==> inputs of run a <==
==> flow/design.v <==
module pwm_hw(
input clk,      			 
input reset,  			     
input red,                   
input green,                 
input blue,                  
output [19:0] Red_High_HW,   
output [19:0] Red_Low_HW,    
output [19:0] Green_High_HW, 
output [19:0] Green_Low_HW,  
output [19:0] Blue_High_HW,  
output [19:0] Blue_Low_HW    
             );
HW_PWM Red(.clk(clk),.reset(reset),.Colour_input(red),.High_Count(Red_High_HW),.Low_Count(Red_Low_HW));           
HW_PWM Green(.clk(clk),.reset(reset),.Colour_input(green),.High_Count(Green_High_HW), .Low_Count(Green_Low_HW));  
HW_PWM Blue(.clk(clk),.reset(reset),.Colour_input(blue),.High_Count(Blue_High_HW), .Low_Count(Blue_Low_HW));      
endmodule
module HW_PWM(
input clk,                     
input reset,                   
input Colour_input,            
output reg [19:0] High_Count,  
output reg [19:0] Low_Count    
            );
reg PrevPwm;                   
reg [19:0]Count;               
always@(posedge clk)
begin
if (!reset)                    
    begin
	Count<=20'b0;
	High_Count<=20'b0;
	Low_Count<=20'b0;          
	PrevPwm<=1'b0;
	end
else if(Colour_input==1)       
   begin
	if(PrevPwm!=Colour_input)  
		begin
 		Low_Count<=Count;      
		PrevPwm<=1'b1;         
		Count<=20'b0;          
		end
	else
		begin                  
		Count<=Count+1'b1;     
		end
  end
else if(Colour_input==0)       
	begin
	if(PrevPwm!=Colour_input)  
		begin
		High_Count<=Count;     
		PrevPwm<=Colour_input; 
		Count<=20'b0;          
		end
else
     begin                     
     Count<=Count+1'b1;        
     end     
end
end			
endmodule			
==> flow/run.sh <==
#!/bin/bash
# the make line also repeats each setting of config.mk as NAME=value (left out here)
make -C /OpenROAD-flow-scripts/flow DESIGN_CONFIG=/design/flow/config.mk WORK_HOME=/design/flow/orfs CLKGATE_MAP_FILE= finish
==> flow/config.mk <==
export PLATFORM = sky130hd
export DESIGN_NAME = pwm_hw
export DESIGN_NICKNAME = pwm_hw
export VERILOG_FILES = /design/flow/design.v
export SDC_FILE = /design/flow/constraint.sdc
export NUM_CORES = 4
export LEC_CHECK = 0
export CAP_MARGIN = 20
export CORE_MARGIN = 2
export CORE_UTILIZATION = 68
export CTS_CLUSTER_DIAMETER = 363
export CTS_CLUSTER_SIZE = 33
export SLEW_MARGIN = 20
==> flow/constraint.sdc <==
create_clock -name core_clock -period 1.73 [get_ports {clk}]
set_input_delay 0.3460 -clock core_clock [delete_from_list [all_inputs] [get_ports {clk}]]
set_output_delay 0.3460 -clock core_clock [all_outputs]
set_load 0.01 [all_outputs]
==> run b: changes against run a <==
CORE_UTILIZATION = 52   (was 68)
CTS_CLUSTER_DIAMETER = 340   (was 363)
CTS_CLUSTER_SIZE = 100   (was 33)
HOLD_SLACK_MARGIN = -0.05   (was not set)
==> flow/constraint.sdc (replaced) <==
create_clock -name core_clock -period 2.0 [get_ports {clk}]
set_input_delay 0.4000 -clock core_clock [delete_from_list [all_inputs] [get_ports {clk}]]
set_output_delay 0.4000 -clock core_clock [all_outputs]
set_load 0.01 [all_outputs]
==> run c: changes against run a <==
CORE_UTILIZATION = 72   (was 68)
CTS_CLUSTER_DIAMETER = not set   (was 363)
CTS_CLUSTER_SIZE = not set   (was 33)
PLACE_DENSITY_LB_ADDON = 0.24   (was not set)
SETUP_SLACK_MARGIN = -0.07   (was not set)
==> flow/constraint.sdc (replaced) <==
create_clock -name core_clock -period 1.32 [get_ports {clk}]
set_input_delay 0.2640 -clock core_clock [delete_from_list [all_inputs] [get_ports {clk}]]
set_output_delay 0.2640 -clock core_clock [all_outputs]
set_load 0.01 [all_outputs]
==> run d: changes against run a <==
CORE_UTILIZATION = 58   (was 68)
CTS_CLUSTER_DIAMETER = not set   (was 363)
CTS_CLUSTER_SIZE = 40   (was 33)
==> flow/constraint.sdc (replaced) <==
create_clock -name core_clock -period 0.992 [get_ports {clk}]
set_input_delay 0.1984 -clock core_clock [delete_from_list [all_inputs] [get_ports {clk}]]
set_output_delay 0.1984 -clock core_clock [all_outputs]
set_load 0.01 [all_outputs]
==> results <==
| metric | run a | run c | run d | run b |
|---|---|---|---|---|
| Busiest metal layer after global routing | met2 | - | - | met2 |
| Comb_multi_in | 470 | - | - | 470 |
| Clock buffer instance count of the final layout | 23 | - | - | 20 |
| Number of cells after detailed placement | 984 | 1,013 | 1,126 | 1,001 |
| Total setup violations reported at the end of the flow | 3 | - | - | 0 |
| Unrepaired setup endpoints after global routing | true | - | - | false |
| CTS H-tree depth | 4 | - | - | 4 |
| Cell at the slowest stage of the critical path | dfxtp_1 | - | - | clkdlybuf4s50_1 |
| Highest Signal Layer | met4 | - | - | met4 |
| Startpoint of the lowest-slack register-to-register path | Blue.Count[6]$_SDFF_PP0_ | - | - | Red.Count[0]$_SDFF_PP0_ |
| Combinational Power | 518 uW | - | - | 398 uW |
| Sequential Area | 3667 um2 | - | - | 3664 um2 |
| Routability cong. | 0.8453 | 0.8722 | 0.8601 | 0.7925 |
| Area enclosed by the die boundary | 11,520 um2 | 10,900 um2 | 13,420 um2 | 14,920 um2 |
| Share of the final layout cell area in sequential cells | 38.67% | - | - | 38.69% |
| Clock network fraction of total power | 44.4% | - | - | 45.8% |
| Reg clk slew, reported paths | 70 ps | - | - | 60 ps |
| Clock tree from TritonCTS | built | - | - | built |
| Status | failed layout checks | aborted with a tool error | aborted with a tool error | finished clean |
| Stage where the flow stopped | - | 4_1_cts | 4_1_cts | - |
| Layout check failures | negative setup slack | - | - | - |
| Startpoint types | register | - | - | register |
Power and IR drop assume default switching activity.
